## atomik_top_parallel
module atomik_top_parallel #(
    parameter integer SYS_CLK_HZ = 94_500_000,
    parameter integer BAUD_RATE  = 115200,
    parameter integer N_BANKS    = 4
)(
    input  wire       sys_clk,
    input  wire       sys_rst_n,
    input  wire       uart_rx,
    output wire       uart_tx,
    output wire [5:0] led
);
For scale: about 3,500 cells after synthesis, ~10 I/O pins, roughly 34,000 sq um of cells after synthesis.
==> flow/config.mk <==
export PLATFORM = sky130hd
export DESIGN_NAME = atomik_top_parallel
export DESIGN_NICKNAME = atomik_top_parallel
export VERILOG_FILES = /design/flow/design.v
export SDC_FILE = /design/flow/constraint.sdc
export NUM_CORES = 4
export LEC_CHECK = 0
export CAP_MARGIN = 35
export CELL_PAD_IN_SITES_DETAIL_PLACEMENT = 0
export CORE_MARGIN = 2
export CORE_UTILIZATION = 61
export CTS_CLUSTER_DIAMETER = 266
export CTS_CLUSTER_SIZE = 29
export GPL_ROUTABILITY_DRIVEN = 1
export SETUP_SLACK_MARGIN = -0.38
export SLEW_MARGIN = 20
==> flow/constraint.sdc <==
create_clock -name core_clock -period 5.84 [get_ports {sys_clk}]
set_input_delay 1.1680 -clock core_clock [delete_from_list [all_inputs] [get_ports {sys_clk}]]
set_output_delay 1.1680 -clock core_clock [all_outputs]
set_load 0.01 [all_outputs]
run.sh (not shown) runs the stock make flow with config.mk's settings and CLKGATE_MAP_FILE=.
The first run passed the timing, design-rule and antenna checks.
Then changed:
==> flow/config.mk (replaced) <==
export PLATFORM = sky130hd
export DESIGN_NAME = atomik_top_parallel
export DESIGN_NICKNAME = atomik_top_parallel
export VERILOG_FILES = /design/flow/design.v
export SDC_FILE = /design/flow/constraint.sdc
export NUM_CORES = 4
export LEC_CHECK = 0
export CAP_MARGIN = 20
export CORE_MARGIN = 2
export CORE_UTILIZATION = 70
export SETUP_SLACK_MARGIN = 0.8
export SLEW_MARGIN = 20
==> flow/constraint.sdc (replaced) <==
create_clock -name core_clock -period 3.17 [get_ports {sys_clk}]
set_input_delay 0.6340 -clock core_clock [delete_from_list [all_inputs] [get_ports {sys_clk}]]
set_output_delay 0.6340 -clock core_clock [all_outputs]
set_load 0.01 [all_outputs]
With this change the flow finished with negative setup slack left.
Synthesized area is unchanged.
Cell area came out higher by a little under a tenth.
Power came out higher by well over a third.
Register-to-register slack loses 1.8 ns.
Setup slack loses 0.93 ns.
Synthesized cell count is unchanged.
Clock power came out higher to 3.6 times its value.
Sequential power came out higher by well over a third.
Wire length came out higher by a little under a tenth.
Then changed:
--- a/flow/config.mk
+++ b/flow/config.mk
@@ -10,2 +10,2 @@
-export CORE_UTILIZATION = 70
-export SETUP_SLACK_MARGIN = 0.8
+export CORE_UTILIZATION = 40
+export PLACE_DENSITY = 0.6
==> flow/constraint.sdc (replaced) <==
create_clock -name core_clock -period 5.71 [get_ports {sys_clk}]
set_input_delay 1.1420 -clock core_clock [delete_from_list [all_inputs] [get_ports {sys_clk}]]
set_output_delay 1.1420 -clock core_clock [all_outputs]
set_load 0.01 [all_outputs]
What happened:
- This time the run ran to the end with no violations
- non-clock buffer count falls by 94
- final area falls by 1.4%
- area after synthesis does not change
- wire length falls by 6.3%
Then changed:
--- a/flow/config.mk
+++ b/flow/config.mk
@@ -8 +8,2 @@
-export CAP_MARGIN = 20
+export ABC_AREA = 1
+export CAP_MARGIN = 5
@@ -10,2 +11,4 @@
-export CORE_UTILIZATION = 40
-export PLACE_DENSITY = 0.6
+export CORE_UTILIZATION = 72
+export CTS_CLUSTER_SIZE = 80
+export PLACE_DENSITY_LB_ADDON = 0.2
+export SETUP_SLACK_MARGIN = 0.8
==> flow/constraint.sdc (replaced) <==
create_clock -name core_clock -period 3.17 [get_ports {sys_clk}]
set_input_delay 0.6340 -clock core_clock [delete_from_list [all_inputs] [get_ports {sys_clk}]]
set_output_delay 0.6340 -clock core_clock [all_outputs]
set_load 0.01 [all_outputs]
The new run ran to the end with no violations; total power is higher by 72%; via count is higher by 30%; final cell count is higher by 18%; global-route usage grows by 16 points.
Then changed:
--- a/flow/config.mk
+++ b/flow/config.mk
@@ -9 +9 @@
-export CAP_MARGIN = 5
+export CAP_MARGIN = 15
@@ -12,3 +12,4 @@
-export CTS_CLUSTER_SIZE = 80
-export PLACE_DENSITY_LB_ADDON = 0.2
-export SETUP_SLACK_MARGIN = 0.8
+export CTS_CLUSTER_DIAMETER = 28
+export CTS_CLUSTER_SIZE = 14
+export PLACE_DENSITY_LB_ADDON = 0.19
+export SETUP_SLACK_MARGIN = 0.78
==> flow/constraint.sdc (replaced) <==
create_clock -name core_clock -period 3.19 [get_ports {sys_clk}]
set_input_delay 0.6380 -clock core_clock [delete_from_list [all_inputs] [get_ports {sys_clk}]]
set_output_delay 0.6380 -clock core_clock [all_outputs]
set_load 0.01 [all_outputs]
The changed run finished with negative setup slack left.
Via count climbs by 13%.
Global-route usage rises by 4.7 points.
Count of clock-buffer cells in the layout goes up by 85.
Routed wire length came out higher by about 30%.
Then changed:
--- a/flow/config.mk
+++ b/flow/config.mk
@@ -12,3 +12,3 @@
-export CTS_CLUSTER_DIAMETER = 28
-export CTS_CLUSTER_SIZE = 14
-export PLACE_DENSITY_LB_ADDON = 0.19
+export CTS_CLUSTER_SIZE = 97
+export HOLD_SLACK_MARGIN = 0.29
+export PLACE_DENSITY = 0.35
==> flow/constraint.sdc (replaced) <==
create_clock -name core_clock -period 3.27 [get_ports {sys_clk}]
set_input_delay 0.6540 -clock core_clock [delete_from_list [all_inputs] [get_ports {sys_clk}]]
set_output_delay 0.6540 -clock core_clock [all_outputs]
set_load 0.01 [all_outputs]
Outcome: The new run completed with no timing, DRC or antenna violations. Die area stays the same. Routed wire length is lower by 23%. Global-route usage came out lower by 5.0 points. Clock-buffer cell count fell by 92. Final cell count fell by about 4%. Power drops by about 28%. Synthesized cell count does not change. Core utilization decreases by 7.4 points. Register-to-register slack improves by 1.2 ns.


Starting RTL as in the previous note.
make LEC_CHECK=0 CAP_MARGIN=20 CELL_PAD_IN_SITES_DETAIL_PLACEMENT=0 CORE_MARGIN=2 CORE_UTILIZATION=50 CTS_CLUSTER_DIAMETER=33 CTS_CLUSTER_SIZE=29 GPL_ROUTABILITY_DRIVEN=1 SETUP_SLACK_MARGIN=0.77 SLEW_MARGIN=20 finish   # period 5.81 ns
Rerun with:
- CAP_MARGIN: 20 -> 40
- CORE_UTILIZATION: 50 -> 40
- CTS_CLUSTER_DIAMETER: 33 -> 278
- TNS_END_PERCENT: unset -> 5
- clock period: 5.81 -> 5.43 ns (I/O delays scaled with it)
=> Sequential share of layout area rises by 4.9 points. Non-clock buffer count rises by 15. Setup slack is better by 0.037 ns. Die size rises by 25%. Via count falls by about 6.4%. Wire length falls by 6.4%. Area after synthesis stays the same.
Rerun with:
- ABC_AREA: unset -> 1
- CAP_MARGIN: 40 -> 20
- CELL_PAD_IN_SITES_GLOBAL_PLACEMENT: unset -> 1
- CORE_ASPECT_RATIO: unset -> 0.5
- CORE_UTILIZATION: 40 -> 67
- CTS_CLUSTER_SIZE: 29 -> 98
- PLACE_DENSITY: unset -> 0.37
- SETUP_SLACK_MARGIN: 0.77 -> 1.51
- TNS_END_PERCENT: 5 -> unset
Result:
- Now the flow died in 3_1_place_gp_skip_io
- area after synthesis grows by a little under a tenth
- die area goes down by a quarter to a third
- synthesized cell count came out higher by a quarter to a third
Rerun with:
- CELL_PAD_IN_SITES_DETAIL_PLACEMENT: 0 -> unset
- CELL_PAD_IN_SITES_GLOBAL_PLACEMENT: 1 -> unset
- CORE_ASPECT_RATIO: 0.5 -> unset
- CORE_UTILIZATION: 67 -> 72
- CTS_CLUSTER_DIAMETER: 278 -> unset
- CTS_CLUSTER_SIZE: 98 -> 17
- GPL_ROUTABILITY_DRIVEN: 1 -> unset
- PLACE_DENSITY: 0.37 -> 0.38
- SETUP_SLACK_MARGIN: 1.51 -> 0.82
- clock period: 5.43 -> 3.17 ns (I/O delays scaled with it)
With this change the flow went through all stages and came out clean.
Die size goes down by 7.0%.
Area after synthesis stays the same.
Synthesized cell count does not change.


atomik_top_parallel again, from the RTL that the note above started with.
## atomik_top_parallel
module atomik_top_parallel #(
    parameter integer SYS_CLK_HZ = 94_500_000,
    parameter integer BAUD_RATE  = 115200,
    parameter integer N_BANKS    = 4
)(
    input  wire       sys_clk,
    input  wire       sys_rst_n,
    input  wire       uart_rx,
    output wire       uart_tx,
    output wire [5:0] led
);
Settings: LEC_CHECK=0, ABC_AREA=1, CAP_MARGIN=15, CORE_MARGIN=2, CORE_UTILIZATION=72, CTS_CLUSTER_SIZE=73, PLACE_DENSITY=0.37, SETUP_SLACK_MARGIN=0.78, SLEW_MARGIN=20; clock period 3.27 ns.
==> next run, changes <==
--- a/flow/config.mk
+++ b/flow/config.mk
@@ -8,8 +8,11 @@
 export ABC_AREA = 1
-export CAP_MARGIN = 15
+export CAP_MARGIN = 0
+export CELL_PAD_IN_SITES_DETAIL_PLACEMENT = 0
 export CORE_MARGIN = 2
 export CORE_UTILIZATION = 72
-export CTS_CLUSTER_SIZE = 73
-export PLACE_DENSITY = 0.37
-export SETUP_SLACK_MARGIN = 0.78
+export CTS_CLUSTER_DIAMETER = 27
+export CTS_CLUSTER_SIZE = 29
+export GPL_ROUTABILITY_DRIVEN = 1
+export PLACE_DENSITY_LB_ADDON = 0.2
+export SETUP_SLACK_MARGIN = 0.77
 export SLEW_MARGIN = 20
==> flow/constraint.sdc (replaced) <==
create_clock -name core_clock -period 3.19 [get_ports {sys_clk}]
set_input_delay 0.6380 -clock core_clock [delete_from_list [all_inputs] [get_ports {sys_clk}]]
set_output_delay 0.6380 -clock core_clock [all_outputs]
set_load 0.01 [all_outputs]
Outcome: This time the run completed, yet does not pass: setup timing. Cell area goes up by 8.1%. Core utilization goes up by 6.6 points. Routed wire length goes up by 25%. Power goes up by 44%. Synthesized cell count does not change. Clock-buffer cell count goes up by 96. Die area is unchanged. Via count goes up by 12%.
==> next run, changes <==
==> flow/config.mk (replaced) <==
export PLATFORM = sky130hd
export DESIGN_NAME = atomik_top_parallel
export DESIGN_NICKNAME = atomik_top_parallel
export VERILOG_FILES = /design/flow/design.v
export SDC_FILE = /design/flow/constraint.sdc
export NUM_CORES = 4
export LEC_CHECK = 0
export ABC_AREA = 1
export CAP_MARGIN = 20
export CORE_MARGIN = 2
export CORE_UTILIZATION = 72
export CTS_CLUSTER_SIZE = 80
export SETUP_SLACK_MARGIN = 0.8
export SLEW_MARGIN = 20
==> flow/constraint.sdc (replaced) <==
create_clock -name core_clock -period 3.17 [get_ports {sys_clk}]
set_input_delay 0.6340 -clock core_clock [delete_from_list [all_inputs] [get_ports {sys_clk}]]
set_output_delay 0.6340 -clock core_clock [all_outputs]
set_load 0.01 [all_outputs]
Effect:
- The changed run finished clean
- hold slack hardly moves
- non-clock buffer count came out higher by 7
- area after synthesis stays the same
- first-iteration DRC count drops by 35%
- total power drops by about 30%
- via count goes down by 10%
- clock-buffer cell count goes down by 79
- sequential share of layout area goes up by 3.2 points
- register-to-register slack gains 0.31 ns
- final cell count came out lower by about 2.6%
==> next run, changes <==
--- a/flow/config.mk
+++ b/flow/config.mk
@@ -7,8 +7,9 @@
 export LEC_CHECK = 0
-export ABC_AREA = 1
-export CAP_MARGIN = 20
+export CAP_MARGIN = 0
 export CORE_MARGIN = 2
-export CORE_UTILIZATION = 72
-export CTS_CLUSTER_SIZE = 80
-export SETUP_SLACK_MARGIN = 0.8
+export CORE_UTILIZATION = 40
+export GPL_TIMING_DRIVEN = 0
+export MAX_ROUTING_LAYER = met4
+export PLACE_DENSITY = 0.6
+export SETUP_SLACK_MARGIN = -0.21
 export SLEW_MARGIN = 20
==> flow/constraint.sdc (replaced) <==
create_clock -name core_clock -period 10.2 [get_ports {sys_clk}]
set_input_delay 2.0400 -clock core_clock [delete_from_list [all_inputs] [get_ports {sys_clk}]]
set_output_delay 2.0400 -clock core_clock [all_outputs]
set_load 0.01 [all_outputs]
After rerunning: The new run finished with timing, DRC and antenna clean; synthesized cell count shrinks by a quarter to a third; count of clock-buffer cells in the layout shrinks by 10; final area shrinks by a few percent; routed wire length shrinks by a few percent; worst hold slack gains 0.016 ns; clock skew grows by 0.0085 ns; die size grows by well over a third; register-to-register slack gains 6.2 ns; final cell count shrinks by roughly a tenth; worst setup slack gains 4.3 ns; global-route usage shrinks by 14 points.
==> next run, changes <==
--- a/flow/config.mk
+++ b/flow/config.mk
@@ -7,5 +7,9 @@
 export LEC_CHECK = 0
-export CAP_MARGIN = 0
+export ABC_AREA = 1
+export CAP_MARGIN = 40
+export CELL_PAD_IN_SITES_DETAIL_PLACEMENT = 2
+export CELL_PAD_IN_SITES_GLOBAL_PLACEMENT = 2
 export CORE_MARGIN = 2
-export CORE_UTILIZATION = 40
+export CORE_UTILIZATION = 32
+export CTS_CLUSTER_DIAMETER = 143
 export GPL_TIMING_DRIVEN = 0
What happened: Worst setup slack improved by 0.47 ns; cell count climbs by about 33%; via count increases by 26%; sequential power hardly moves.


atomik_top_parallel again, from the RTL that the note above started with.
## atomik_top_parallel
module atomik_top_parallel #(
    parameter integer SYS_CLK_HZ = 94_500_000,
    parameter integer BAUD_RATE  = 115200,
    parameter integer N_BANKS    = 4
)(
    input  wire       sys_clk,
    input  wire       sys_rst_n,
    input  wire       uart_rx,
    output wire       uart_tx,
    output wire [5:0] led
);
    wire clk_int;
    wire pll_lock;
    assign clk_int  = sys_clk;
    assign pll_lock = 1'b1;
    reg [15:0] por_cnt;
    always @(posedge sys_clk or negedge sys_rst_n) begin
        if (!sys_rst_n)
            por_cnt <= 16'd0;
        else if (por_cnt != 16'hFFFF)
            por_cnt <= por_cnt + 16'd1;
    end
    wire por_done = (por_cnt == 16'hFFFF);
    reg [2:0] rst_sync;
    always @(posedge clk_int or negedge sys_rst_n) begin
        if (!sys_rst_n)
            rst_sync <= 3'b000;
        else
            rst_sync <= {rst_sync[1:0], (por_done & pll_lock)};
    end
    wire internal_rst_n = rst_sync[2];
    reg [23:0] heartbeat_cnt;
    always @(posedge clk_int or negedge internal_rst_n) begin
        if (!internal_rst_n)
            heartbeat_cnt <= 24'd0;
        else
            heartbeat_cnt <= heartbeat_cnt + 24'd1;
    end
  ...
clock: 4.08 ns
lec_check: 0
abc_area: 0
cap_margin: 20
cell_pad_in_sites_detail_placement: 2
cell_pad_in_sites_global_placement: 1
core_aspect_ratio: 1.52
core_margin: 2
core_utilization: 55
cts_cluster_diameter: 277
gpl_timing_driven: 1
min_routing_layer: met2
setup_slack_margin: 0.98
slew_margin: 20
The baseline aborted during clock tree synthesis.
Then changed:
- ABC_AREA: 0 -> unset
- CELL_PAD_IN_SITES_DETAIL_PLACEMENT: 2 -> unset
- CELL_PAD_IN_SITES_GLOBAL_PLACEMENT: 1 -> unset
- CORE_ASPECT_RATIO: 1.52 -> unset
- CORE_UTILIZATION: 55 -> 40
- CTS_CLUSTER_DIAMETER: 277 -> unset
- GPL_TIMING_DRIVEN: 1 -> unset
- MIN_ROUTING_LAYER: met2 -> unset
- PLACE_DENSITY: unset -> 0.6
- SETUP_SLACK_MARGIN: 0.98 -> unset
- clock period: 4.08 -> 4.36 ns (I/O delays scaled with it)
Now the flow passed the timing, design-rule and antenna checks.
Die size goes up by well over a third.
Area after synthesis is unchanged.
Synthesized cell count is unchanged.
Then changed:
- CAP_MARGIN: 20 -> 40
- CELL_PAD_IN_SITES_DETAIL_PLACEMENT: unset -> 2
- CORE_UTILIZATION: 40 -> 32
- GPL_TIMING_DRIVEN: unset -> 0
- MAX_ROUTING_LAYER: unset -> met4
- SETUP_SLACK_MARGIN: unset -> -0.21
- clock period: 4.36 -> 10.2 ns (I/O delays scaled with it)
Worst setup slack gets better by 4.0 ns.
Register-to-register slack gets better by 5.2 ns.
Power fell by 55%.
Utilization fell by 7.7 points.
Routed wire length rose by 74%.
Non-clock buffer count rose by 235.
Global-route usage rose by 8.2 points.
Then changed:
- CAP_MARGIN: 40 -> 15
- CORE_ASPECT_RATIO: unset -> 0.57
- CORE_UTILIZATION: 32 -> 17
- CTS_CLUSTER_SIZE: unset -> 88
- GPL_TIMING_DRIVEN: 0 -> unset
- MIN_ROUTING_LAYER: unset -> met2
- PLACE_DENSITY: 0.6 -> 0.44
- SETUP_SLACK_MARGIN: -0.21 -> 1.21
- clock period: 10.2 -> 4.05 ns (I/O delays scaled with it)
Effect: Now the flow finished but failed the layout checks on setup timing. Non-clock buffer count came out lower by 172. Sequential power came out higher to 2.5 times its value. Die size came out higher by well over a third. Sequential cell count does not change. Final cell count came out higher by about a fifth.
Power is estimated from default activity; no workload was simulated.
